## booth_walloc
module booth_walloc# (parameter COMPUTER_WIDTH=32,parameter WIDTH =COMPUTER_WIDTH+2)
(
  input               clk           ,
  input               reset         ,
  input  [COMPUTER_WIDTH:0] src1,
  input  [COMPUTER_WIDTH:0] src2,
  input         in_valid,
  output reg    in_ready,
  output reg    out_valid,
  output [COMPUTER_WIDTH*2-1:0] result
);
reg [WIDTH-1:0] multiplier;
reg [WIDTH*2-1:0] multiplicand;
reg first_doing;
wire ready_to_doing;
assign ready_to_doing = in_ready && in_valid;
always@(posedge clk ) begin
      if (reset ) begin
        in_ready <=1'b0;
      end
      else begin
        in_ready<=1'b1;
      end
      if (ready_to_doing) begin
        first_doing<=1'b1;
      end
      else begin
        first_doing <= 1'b0;
      end
      out_valid <= first_doing;
end
always @(posedge clk ) begin
  if (ready_to_doing) begin
    multiplicand <= {{WIDTH{src1[COMPUTER_WIDTH]}},src1};
    multiplier <= {src2[COMPUTER_WIDTH],src2};
  end
end
wire [1155:0] part_group;
wire [16:0]   part_cout;
booth_partial part0 (.x_src (multiplicand), .y_src({multiplier[1:0],1'b0}), 
  ...
Size: ~4600 cells after synthesis.
Settings: LEC_CHECK=0, CAP_MARGIN=20, CORE_MARGIN=2, CORE_UTILIZATION=46, CTS_CLUSTER_DIAMETER=228, CTS_CLUSTER_SIZE=100, PLACE_DENSITY_LB_ADDON=0.24, SLEW_MARGIN=20; clock period 7.5 ns.
run.sh (not shown) runs the stock make flow with config.mk's settings and CLKGATE_MAP_FILE=.
The starting point completed without violations.
==> next run, changes <==
Settings changed: CAP_MARGIN 20 to 25, CELL_PAD_IN_SITES_DETAIL_PLACEMENT set to 2, CORE_UTILIZATION 46 to 40, CTS_CLUSTER_DIAMETER 228 to 306, CTS_CLUSTER_SIZE 100 to unset, GPL_TIMING_DRIVEN set to 0, MAX_ROUTING_LAYER set to met4, PLACE_DENSITY_LB_ADDON 0.24 to 0.22, TNS_END_PERCENT set to 15.
The changed run ran to the end with violations: capacitance limit, slew limit, setup timing.
Total power went up by 23%.
Design area grows by 5.2%.
Area after synthesis is unchanged.
Register-to-register slack got worse by 1.6 ns.
Hold slack gets better by 0.17 ns.
==> next run, changes <==
Settings changed: CAP_MARGIN 25 to 20, CELL_PAD_IN_SITES_DETAIL_PLACEMENT 2 to unset, CORE_UTILIZATION 40 to 36, CTS_CLUSTER_DIAMETER 306 to 307, CTS_CLUSTER_SIZE set to 100, GPL_TIMING_DRIVEN 0 to unset, MAX_ROUTING_LAYER met4 to unset, PLACE_DENSITY_LB_ADDON 0.22 to unset.
What happened: The changed run finished clean. First-iteration DRC count decreases by 43%. Total power decreases by 18%. Via count decreases by 24%. Wire length decreases by 52%. Sequential power stays flat. Sequential share of layout area increases by 0.48 points. Fmax increases by 16%. Clock-buffer cell count decreases by 2.
==> next run, changes <==
Settings changed: CORE_UTILIZATION 36 to 59, CTS_CLUSTER_DIAMETER 307 to unset, CTS_CLUSTER_SIZE 100 to unset, TNS_END_PERCENT 15 to 10.
Clock period 7.5 ns to 4.59 ns, I/O delays scaled along.
Now the flow finished with setup timing left.
Critical path depth goes up by 2.
Final area goes up by about 17%.
Hold slack barely changes.
Wire length goes up by 2.5%.
Area after synthesis is unchanged.
Non-clock buffer count goes up by 622.
Final cell count goes up by 0.82%.
Global-route usage goes up by 15 points.
Worst setup slack degrades by 1.4 ns.
Utilization goes up by 36 points.
Die area goes down by 39%.
==> next run, changes <==
Settings changed: ABC_AREA set to 1, CORE_UTILIZATION 59 to 68, CTS_CLUSTER_DIAMETER set to 299, CTS_CLUSTER_SIZE set to 99, PLACE_DENSITY set to 0.44, SETUP_SLACK_MARGIN set to 0.61.
With this change the flow stopped in global routing with GRT-0232. Synthesized area came out lower by about 0.7%. Die size came out lower by 14%. Synthesized cell count came out higher by 13%.

---

== cedar ==
Starting RTL as in the previous note.
Settings: LEC_CHECK=0, CAP_MARGIN=25, CELL_PAD_IN_SITES_DETAIL_PLACEMENT=2, CORE_ASPECT_RATIO=0.55, CORE_MARGIN=5, CORE_UTILIZATION=40, CTS_CLUSTER_DIAMETER=306, GPL_ROUTABILITY_DRIVEN=0, GPL_TIMING_DRIVEN=0, MAX_ROUTING_LAYER=met4, SETUP_SLACK_MARGIN=-0.41, SLEW_MARGIN=40, TNS_END_PERCENT=15; clock period 5.06 ns.
Tool error ODB-0269 stopped cedar during global routing; no final results.
Modified inputs, quartz compared to cedar
- swapping 5 for 2 in CORE_MARGIN
- clearing CTS_CLUSTER_DIAMETER, which used to be 306
- clearing SETUP_SLACK_MARGIN, which used to be -0.41
- swapping 40 for 20 in SLEW_MARGIN
- clearing TNS_END_PERCENT, which used to be 15
- clearing GPL_TIMING_DRIVEN, which used to be 0
- swapping 25 for 20 in CAP_MARGIN
- clearing CELL_PAD_IN_SITES_DETAIL_PLACEMENT, which used to be 2
- clearing MAX_ROUTING_LAYER, which used to be met4
- clearing CORE_ASPECT_RATIO, which used to be 0.55
- clearing GPL_ROUTABILITY_DRIVEN, which used to be 0
- swapping 5.06 for 7.5 in the clock period (ns, I/O delays scaled along)
==> comparison <==
- quartz | stages: all done | timing, DRC, antenna: all pass
- Taking cedar over quartz, the floorplan die height ratio works out to 0.76.
- On chip footprint, cedar loses to quartz.
- Changes observed in quartz relative to cedar: post-cts resize count shrank by 596; number of synthesized flops with an enable pin held steady; area inside the core boundary held steady.
Inputs modified between quartz and ember:
- the clock period (ns, I/O delays scaled along) now 6.67, was 7.5
Going from quartz to ember, height of the die held steady; power picked up an extra about 13%; net count reported at finish has increased.
Capture point of the worst path: result[55] -> quartz, result[62] -> ember
Inputs modified between ember and indigo:
- CORE_UTILIZATION: 40 -> 59
- SETUP_SLACK_MARGIN: unset -> 1.31
- the clock period (ns, I/O delays scaled along): 6.67 -> 5.07
==> comparison <==
- ember and indigo: one clean run, ember; the rest did not finish clean.
- Compared with ember, in indigo chip footprint dropped about 30%; cell count along the critical path climbed 1; largest fanout of any net on the critical path climbed 2; final critical-path share of the clock period climbed 4.9 points.
- Non-clock buffer count in indigo is 100% higher than in ember
- Wire length after detailed routing delta for indigo relative to ember: 11 mm higher
- Post-route setup TNS, ember and indigo: lower on indigo
- STATUS core region area: indigo wins against ember
- A slowest cell on the critical path of sky130_fd_sc_hd__clkdlybuf4s50_1 is what ember shows, while sky130_fd_sc_hd__fa_2 belongs to indigo.
### indigo -> harbor
- CTS_CLUSTER_SIZE now 62, previously not set
- SETUP_SLACK_MARGIN no longer set, was 1.31
- CORE_UTILIZATION now 52, was 59
- the clock period (ns, I/O delays scaled along) now 6.75, was 5.07
==> results <==
harbor ended with every stage complete and zero timing, DRC or antenna violations. Per the comparison of harbor with indigo, total negative slack now sits higher, post-placement cell count now smaller, worst-case headroom to the max-slew limit decreased 12 points, largest fanout on the critical path -2. As far as number of cells on the worst hold path goes, harbor and indigo are indistinguishable; the numbers are identical. Total power: harbor below indigo. Layout-stage area growth over the synthesis result, harbor and indigo, lower one = harbor. harbor: wire length about 10% below indigo. Power density over the cells on harbor is down relative to indigo.
Power is estimated from default activity; no workload was simulated.
